## QAM
module QAM(clk, rst, en, Din, IFout);
input clk, rst, en;
input Din;
output reg signed [17:0] IFout;
wire [1:0] spc_out;
wire [1:0] sm_i;
wire [1:0] sm_q;
wire [1:0] lf_i;
wire [1:0] lf_q;
wire [1:0] usi_i;
wire [1:0] usi_q;
wire signed [17:0] srrc_i;
wire signed [17:0] srrc_q;
wire en0;
wire en1;
wire en2;
wire en3;
reg sm_ctrl;
reg [3:0] usi_ctrl;
reg [1:0] mix_cnt;
reg sync_i0, sync_i1, sync_q0, sync_q1;
reg ce2;
always @(posedge clk or posedge rst) begin
	if (rst) begin
	    ce2 <= 1'd0;
	end
	else begin
		ce2 <= ~ce2;
	end
end
assign en0 = en & ce2;
always @(posedge clk or posedge rst) begin
	if (rst) begin
	    sync_i0 <= 1'd0;
	    sync_q0 <= 1'd0; 
	end
	else begin
		sync_i0 <= sm_i[1];
		sync_q0 <= sm_q[1];
	end
end
always @(posedge clk or posedge rst) begin
	if (rst) begin
	    sync_i1 <= 1'd0;
	    sync_q1 <= 1'd0;
	end
	else begin
		sync_i1 <= sync_i0;
		sync_q1 <= sync_q0;
	end
end
always @(posedge clk or posedge rst) begin
	if (rst) begin
	    sm_ctrl <= 1'd0;
	end
	else if (ce2) begin
		sm_ctrl <= ~sm_ctrl;
	end
end
assign en1 = (sm_ctrl & ce2) ? 1'd1 : 1'd0;
always @(posedge clk or posedge rst) begin
	if (rst) begin
	    usi_ctrl <= 1'd0;
	end
	else if(en) begin
		if(usi_ctrl == 4'd8) usi_ctrl <= usi_ctrl;
		else usi_ctrl <= usi_ctrl + 4'd1;
	end
end
assign en2 = (usi_ctrl == 4'd8) ? 1'd1 : 1'd0;
assign en3 = 1'd1;
assign lf_i = {sync_i1, 1'd1};
assign lf_q = {sync_q1, 1'd1};
SPC u_SPC(.clk(clk),
	      .rst(rst),
	      .en(en0),
	      .Din(Din),
	      .OUT(spc_out)
	      );
SM u_SM(.clk(clk),
	    .rst(rst),
	    .en(en1),
	    .Din(spc_out),
	    .I(sm_i),
	    .Q(sm_q)
	    );
USI u_USI_i(.clk(clk),
	        .rst(rst),
	        .en(en2),
  ...
For scale: about 6900 cells after synthesis, ~1200 flip-flops, about 22 I/O pins.
Settings: LEC_CHECK=0, CAP_MARGIN=20, CORE_ASPECT_RATIO=0.67, CORE_MARGIN=9, CORE_UTILIZATION=50, CTS_CLUSTER_DIAMETER=228, GPL_ROUTABILITY_DRIVEN=0, GPL_TIMING_DRIVEN=0, HOLD_SLACK_MARGIN=0.14, MAX_ROUTING_LAYER=met4, MIN_ROUTING_LAYER=met2, PLACE_DENSITY_LB_ADDON=0.18, SLEW_MARGIN=15; clock period 4.39 ns.
run.sh (not shown) runs the stock make flow with config.mk's settings and CLKGATE_MAP_FILE=.
The baseline finished but fails on setup timing.
Change:
Settings changed: CORE_ASPECT_RATIO 0.67 to default, CORE_MARGIN 9 to 2, CORE_UTILIZATION 50 to 66, CTS_CLUSTER_DIAMETER 228 to default, GPL_ROUTABILITY_DRIVEN 0 to default, GPL_TIMING_DRIVEN 0 to default, HOLD_SLACK_MARGIN 0.14 to default, MAX_ROUTING_LAYER met4 to default, MIN_ROUTING_LAYER met2 to default, PLACE_DENSITY_LB_ADDON 0.18 to default, SLEW_MARGIN 15 to 20.
Clock period 4.39 ns to 3.34 ns, I/O delays scaled along.
Result:
- The new run completed and failed the layout checks on setup timing
- design area goes up by 17%
- via count goes down by 14%
- register-to-register slack gets worse by 0.50 ns
- core utilization goes up by 32 points
- worst setup slack gets worse by 0.50 ns
- routed wire length goes up by 28%
- hold slack gets worse by 0.096 ns
- clock-buffer cell count goes up by 8
- non-clock buffer count goes up by 1277
Change:
Settings changed: CORE_UTILIZATION 66 to 40, CTS_CLUSTER_DIAMETER from default to 170, GPL_TIMING_DRIVEN from default to 0.
Clock period 3.34 ns to 5.0 ns, I/O delays scaled along.
What happened: With this change the flow finished with timing, DRC and antenna clean; final area is lower by 17%; count of clock-buffer cells in the layout climbs by 16; worst setup slack gains 0.74 ns; cell count is lower by about 5%; register-to-register slack gets better by 0.74 ns.
Change:
Settings changed: CORE_UTILIZATION 40 to 64, CTS_CLUSTER_DIAMETER 170 to 29, GPL_TIMING_DRIVEN 0 to default, TNS_END_PERCENT from default to 5.
Clock period 5.0 ns to 2.97 ns, I/O delays scaled along.
Result:
- This time the run produced a layout that fails on setup timing
- die area went down by 37%
- area after synthesis stays the same
- clock skew grows by 0.041 ns
- utilization rose by 43 points
- register-to-register slack degrades by 0.95 ns
- maximum frequency came out higher by about 30%
Change:
Settings changed: CORE_UTILIZATION 64 to 70, CTS_CLUSTER_DIAMETER 29 to default, CTS_CLUSTER_SIZE from default to 70, TNS_END_PERCENT 5 to default.
Clock period 2.97 ns to 3.72 ns, I/O delays scaled along.
Effect: The new run finished but failed the layout checks on setup timing; sequential share of layout area increases by 5.4 points; worst hold slack loses 0.061 ns; core utilization drops by 6.7 points; final area fell by about a fifth; final cell count goes down by about a fifth; via count drops by roughly a tenth; fmax hardly moves; non-clock buffer count went down by 1155; first-iteration DRC count fell by about a fifth; synthesized cell count stays the same.
Change:
Settings changed: CORE_UTILIZATION 70 to 40, CTS_CLUSTER_SIZE 70 to default.
Clock period 3.72 ns to 4.66 ns, I/O delays scaled along.
Now the flow finished with timing, DRC and antenna clean.
Area after synthesis does not change.
Count of clock-buffer cells in the layout falls by 3.
Critical path depth falls by 1.
Fmax falls by 12%.
Final area falls by 4.3%.
Worst setup slack gets better by 0.43 ns.
Via count falls by 6.5%.
Clock skew stays flat.
Routed wire length falls by 8.1%.
Worst hold slack gets better by 0.060 ns.


run 1:
Starting RTL as in the previous note.
clock: 3.72 ns
lec_check: 0
cap_margin: 0
core_margin: 2
core_utilization: 72
cts_cluster_size: 70
setup_slack_margin: 0.45
slew_margin: 20
[run 1] flow finished | final checks: failed | reasons: setup timing
The following lists how run 2 was set up differently from run 1:
--- a/flow/config.mk
+++ b/flow/config.mk
@@ -7,7 +7,7 @@
 export LEC_CHECK = 0
-export CAP_MARGIN = 0
+export CAP_MARGIN = 40
 export CORE_MARGIN = 2
-export CORE_UTILIZATION = 72
+export CORE_UTILIZATION = 70
 export CTS_CLUSTER_SIZE = 70
-export SETUP_SLACK_MARGIN = 0.45
+export SETUP_SLACK_MARGIN = 1.08
 export SLEW_MARGIN = 20
Findings:
Post-cts resize count, run 2 and run 1: smaller value in run 2
Clock-buffer cell count in run 2 is 3 lower than in run 1
Going from run 1 to run 2, the critical path depth was found to have gone up by 3.
Run 2 finished all stages; layout check result: FAIL, due to setup timing.
Classification of the worst-slack hold path = reg -> reg: run 1; classification of the worst-slack hold path = in -> async: run 2
The following lists how run 3 was set up differently from run 2:
--- a/flow/config.mk
+++ b/flow/config.mk
@@ -7,7 +7,5 @@
 export LEC_CHECK = 0
-export CAP_MARGIN = 40
+export CAP_MARGIN = 20
 export CORE_MARGIN = 2
-export CORE_UTILIZATION = 70
-export CTS_CLUSTER_SIZE = 70
-export SETUP_SLACK_MARGIN = 1.08
+export CORE_UTILIZATION = 66
 export SLEW_MARGIN = 20
==> flow/constraint.sdc <==
create_clock -name core_clock -period 3.37 [get_ports {clk}]
set_input_delay 0.6740 -clock core_clock [delete_from_list [all_inputs] [get_ports {clk}]]
set_output_delay 0.6740 -clock core_clock [all_outputs]
set_load 0.01 [all_outputs]
Findings:
Run 3 -> stages 100% | layout checks FAIL | setup timing
Between run 2 and run 3, setup slack at placement decreased.
Going from run 2 to run 3, critical path arrival now sits lower; share of the clock period used by the worst path after layout up 8.1 points.
[compare] base=run 2 new=run 3: relative area of clock buffers and inverters in the final design shrank by 0.27 points; area of the multi-input gates shows an increase of about 7%; timing-limited maximum frequency increased 2.5%; clock-buffer cell count dropped 3.2%.
Run 2 -> run 3: non-clock buffer total of the final layout increased by more than 100%
The following lists how run 4 was set up differently from run 3:
--- a/flow/config.mk
+++ b/flow/config.mk
@@ -9,3 +9,5 @@
 export CORE_MARGIN = 2
-export CORE_UTILIZATION = 66
+export CORE_UTILIZATION = 72
+export CTS_CLUSTER_SIZE = 14
+export PLACE_DENSITY_LB_ADDON = 0.25
 export SLEW_MARGIN = 20
Findings:
For run 4, the flow was terminated by a tool error in 5_1_grt and produced no final design. Between run 3 and run 4, the last weighted congestion value of the routability-driven placer is higher for run 4. Compare run 3 and run 4 | die span in x higher: run 3. Compared with run 3, placement row count in run 4 decreased by a few percent. Compared with run 3, in run 4 gate count of the mapped netlist level, post-place setup slack lost 0.026 ns, net count entering floorplan held, synthesized-area fraction occupied by and/or/nand/nor cells held steady, area share of xor/xnor cells in the synthesized design flat. Synthesized area came out exactly the same in run 3 and run 4. Run 4 against run 3; die size is down by a little under 10%. Post-DP HPWL delta (run 4 − run 3): unfavourable.
Input-level comparison between run 5 and run 4:
--- a/flow/config.mk
+++ b/flow/config.mk
@@ -9,5 +9,3 @@
 export CORE_MARGIN = 2
-export CORE_UTILIZATION = 72
-export CTS_CLUSTER_SIZE = 14
-export PLACE_DENSITY_LB_ADDON = 0.25
+export CORE_UTILIZATION = 65
 export SLEW_MARGIN = 20
==> flow/constraint.sdc <==
create_clock -name core_clock -period 4.66 [get_ports {clk}]
set_input_delay 0.9320 -clock core_clock [delete_from_list [all_inputs] [get_ports {clk}]]
set_output_delay 0.9320 -clock core_clock [all_outputs]
set_load 0.01 [all_outputs]
## What came out
Number of placement rows came out higher on run 5 than on run 4. Run 5 | stages: all done | timing, DRC, antenna: all pass. Changes observed in run 5 relative to run 4: total instance count after detailed placement lower; placed wire-length estimate after detailed placement now sits lower; die area rose about 10%. Number of gates resized after CTS: run 5 lower than run 4. Compared with run 4, run 5 shows a lower placer's final routability congestion estimate. When run 5 is measured against run 4, its y dimension of the die turns out 5.2% higher.
